==> flow/design.v <==
module jt49_dcrm2 #(parameter sw=8) (
    input                clk,
    input                cen,
    input                rst,
    input         [sw-1:0]  din,
    output signed [sw-1:0]  dout
);
localparam dw=10;  
reg  signed [sw+dw:0] integ, exact, error;
reg  signed [sw:0] pre_dout;
reg signed [sw:0] q;
always @(*) begin
    exact = integ+error;
    q = exact[sw+dw:dw];
    pre_dout  = { 1'b0, din } - q;
end
assign dout = pre_dout[sw-1:0];
always @(posedge clk)
    if( rst ) begin
        integ <= {sw+dw+1{1'b0}};
        error <= {sw+dw+1{1'b0}};
    end else if( cen ) begin
        integ <= integ + pre_dout;  
        error <= exact-{q, {dw{1'b0}}};
    end
endmodule
module iir_1st_order
#(
	parameter COEFF_WIDTH = 18,
	parameter COEFF_SCALE = 15,
	parameter DATA_WIDTH  = 16,
	parameter COUNT_BITS  = 10
)
(
	input clk,
	input reset,
	input [COUNT_BITS - 1 : 0] div,
	input signed [COEFF_WIDTH - 1 : 0] A2, B1, B2,
   input signed [DATA_WIDTH - 1 :0] in,
   output [DATA_WIDTH - 1:0] out
);
	reg signed [DATA_WIDTH-1:0] x0,x1,y0;
	reg signed [DATA_WIDTH + COEFF_WIDTH - 1 : 0] out32;
	reg [COUNT_BITS - 1:0] count;
	assign out = y0;
	always @ (*) begin
		out32 <= (B1*x0 + B2*x1) - A2*y0;  
	end
	always @ (posedge clk) begin
		if(reset) begin
			count <= 0;
			x0 <= 0;
			x1 <= 0;
			y0 <= 0;
		end
		else begin
			count <= count + 1'd1;
			if (count == div - 1) begin
					count <= 0;
					y0 <= {out32[DATA_WIDTH + COEFF_WIDTH - 1] , out32[COEFF_SCALE + DATA_WIDTH - 2 : COEFF_SCALE]};
					x1 <= x0;
					x0 <= in;
			end
		end
	end
endmodule  
module iir_2nd_order
#(
	parameter COEFF_WIDTH = 18,
	parameter COEFF_SCALE = 14,
	parameter DATA_WIDTH  = 16,
	parameter COUNT_BITS  = 10
)
(
	input clk,
	input reset,
	input [COUNT_BITS - 1 : 0] div,
	input signed [COEFF_WIDTH - 1 : 0] A2, A3, B1, B2, B3,
   input signed [DATA_WIDTH - 1 : 0] in,
   output [DATA_WIDTH - 1 : 0] out
);
	reg signed [DATA_WIDTH-1 : 0] x0,x1,x2;
	reg signed [DATA_WIDTH-1 : 0] y0,y1;
	reg signed [(DATA_WIDTH + COEFF_WIDTH - 1) : 0] out32;
	reg [COUNT_BITS : 0] count;
	assign out = y0;
	always @ (*) begin
		out32 <= (B1*x0 + B2*x1 + B3*x2) - (A2*y0 + A3*y1);  
	end
	always @ (posedge clk) begin
		if(reset) begin
			count <=  0;
			x0 <= 0;
			x1 <= 0;
			x2 <= 0;
			y0 <= 0;
			y1 <= 0; 
		end
		else begin
			count <= count + 1'd1;
			if (count == div - 1) begin
					count <= 0;
					y1 <= y0;
					y0 <= {out32[DATA_WIDTH + COEFF_WIDTH - 1] , out32[(DATA_WIDTH + COEFF_SCALE - 2) : COEFF_SCALE]};
					x2 <= x1;
					x1 <= x0;
					x0 <= in;
			end
		end
	end
endmodule  
module arkanoid_lpf(
	input clk,
	input reset,
	input signed [15:0] in,
	output signed [15:0] out);
	wire [9:0] div = 10'd256;  
	wire signed [17:0] A2;
	wire signed [17:0] B2;
	wire signed [17:0] B1;
	wire signed [15:0] audio_post_lpf1;
	assign A2 = -18'd18211;
	assign B1 = 18'd7278;
	assign B2 = 18'd7278;
	iir_1st_order lpf6db(.clk(clk),
								.reset(reset),
								.div(div),
								.A2(A2),
								.B1(B1),
								.B2(B2),
								.in(in),
								.out(audio_post_lpf1)); 
	assign out = audio_post_lpf1;
endmodule
module arkanoid_audio
(
	input                clk_48m,
	input                reset,       
	input          [9:0] sound_raw,   
	input                pause,
	input                vol_boost,
	output signed [15:0] sound
);
reg [8:0] div;
always @(posedge clk_48m) begin
	if(!reset)
		div <= 9'd0;
	else
		div <= div + 9'd1;
end
wire dcrm_cen = !div;
wire signed [15:0] sound_dcrm;
jt49_dcrm2 #(16) dcrm
(
	.clk(clk_48m),
	.cen(dcrm_cen),
	.rst(~reset),
	.din({5'd0, sound_raw}),
	.dout(sound_dcrm)
);
wire signed [15:0] sound_filtered;
arkanoid_lpf lpf
(
	.clk(clk_48m),
	.reset(~reset),
	.in(sound_dcrm),
	.out(sound_filtered)
);
assign sound = pause ? 16'd0 : vol_boost ? (sound_filtered <<< 16'd5) : (sound_filtered <<< 16'd4);
endmodule
make LEC_CHECK=0 ABC_AREA=1 CAP_MARGIN=20 CELL_PAD_IN_SITES_DETAIL_PLACEMENT=0 CORE_ASPECT_RATIO=0.89 CORE_MARGIN=2 CORE_UTILIZATION=72 CTS_CLUSTER_SIZE=13 GPL_ROUTABILITY_DRIVEN=0 HOLD_SLACK_MARGIN=-0.08 MAX_ROUTING_LAYER=met4 MIN_ROUTING_LAYER=met1 PLACE_DENSITY_LB_ADDON=0.09 SLEW_MARGIN=0 finish   # period 8.89 ns
run.sh (not shown) runs the stock make flow with config.mk's settings and CLKGATE_MAP_FILE=.
The starting point completed and failed the layout checks on setup timing.
==> next run, changes <==
==> flow/config.mk (replaced) <==
export PLATFORM = sky130hd
export DESIGN_NAME = arkanoid_audio
export DESIGN_NICKNAME = arkanoid_audio
export VERILOG_FILES = /design/flow/design.v
export SDC_FILE = /design/flow/constraint.sdc
export NUM_CORES = 4
export LEC_CHECK = 0
export CAP_MARGIN = 20
export CELL_PAD_IN_SITES_DETAIL_PLACEMENT = 0
export CORE_ASPECT_RATIO = 0.89
export CORE_MARGIN = 7
export CORE_UTILIZATION = 20
export CTS_CLUSTER_DIAMETER = 292
export CTS_CLUSTER_SIZE = 55
export GPL_ROUTABILITY_DRIVEN = 0
export HOLD_SLACK_MARGIN = 0.12
export MAX_ROUTING_LAYER = met4
export MIN_ROUTING_LAYER = met1
export PLACE_DENSITY = 0.64
export SLEW_MARGIN = 40
The changed run finished but failed the layout checks on setup timing.
Fmax rises by a few percent.
Routed wire length is lower by a quarter to a third.
Design area fell slightly.
Hold slack gets better by 7.8 ps.
Synthesized area shrinks by a few percent.
Via count went down by a quarter to a third.
==> next run, changes <==
--- a/flow/config.mk
+++ b/flow/config.mk
@@ -10,11 +10,10 @@
 export CORE_ASPECT_RATIO = 0.89
-export CORE_MARGIN = 7
-export CORE_UTILIZATION = 20
-export CTS_CLUSTER_DIAMETER = 292
-export CTS_CLUSTER_SIZE = 55
+export CORE_MARGIN = 2
+export CORE_UTILIZATION = 72
+export CTS_CLUSTER_SIZE = 80
 export GPL_ROUTABILITY_DRIVEN = 0
-export HOLD_SLACK_MARGIN = 0.12
+export HOLD_SLACK_MARGIN = -0.08
 export MAX_ROUTING_LAYER = met4
 export MIN_ROUTING_LAYER = met1
-export PLACE_DENSITY = 0.64
-export SLEW_MARGIN = 40
+export PLACE_DENSITY = 0.39
+export SLEW_MARGIN = 0
What happened:
- The new run reached the layout checks and failed them: setup timing
- design area came out lower by 4.3%
- sequential share of layout area came out higher by 0.40 points
- critical path depth came out higher by 1
- via count came out higher by 7.8%
==> next run, changes <==
--- a/flow/config.mk
+++ b/flow/config.mk
@@ -12,3 +12,4 @@
 export CORE_UTILIZATION = 72
-export CTS_CLUSTER_SIZE = 80
+export CTS_CLUSTER_DIAMETER = 27
+export CTS_CLUSTER_SIZE = 43
 export GPL_ROUTABILITY_DRIVEN = 0
@@ -17,3 +18,4 @@
 export MIN_ROUTING_LAYER = met1
-export PLACE_DENSITY = 0.39
-export SLEW_MARGIN = 0
+export PLACE_DENSITY = 0.38
+export SETUP_SLACK_MARGIN = -0.4
+export SLEW_MARGIN = 40
- The new run ran to the end with violations: setup timing
- setup slack gains 51 ps
- power is higher by 1.5%
- area after synthesis stays the same
- synthesized cell count does not change
- hold slack gains 5.0 ps
- wire length is lower by 0.37%
- global-route usage is lower by 0.46 points
- utilization is lower by 0.35 points
==> next run, changes <==
--- a/flow/config.mk
+++ b/flow/config.mk
@@ -12,4 +12,4 @@
 export CORE_UTILIZATION = 72
-export CTS_CLUSTER_DIAMETER = 27
-export CTS_CLUSTER_SIZE = 43
+export CTS_CLUSTER_DIAMETER = 29
+export CTS_CLUSTER_SIZE = 80
 export GPL_ROUTABILITY_DRIVEN = 0
@@ -18,4 +18,4 @@
 export MIN_ROUTING_LAYER = met1
-export PLACE_DENSITY = 0.38
-export SETUP_SLACK_MARGIN = -0.4
-export SLEW_MARGIN = 40
+export PLACE_DENSITY = 0.39
+export SETUP_SLACK_MARGIN = 2.46
+export SLEW_MARGIN = 0
The new run finished with setup timing left.
Sequential share of layout area goes down by 0.22 points.
Wire length goes up by 10%.
Cell count goes up by about 1.5%.
Power and IR drop assume default switching activity.
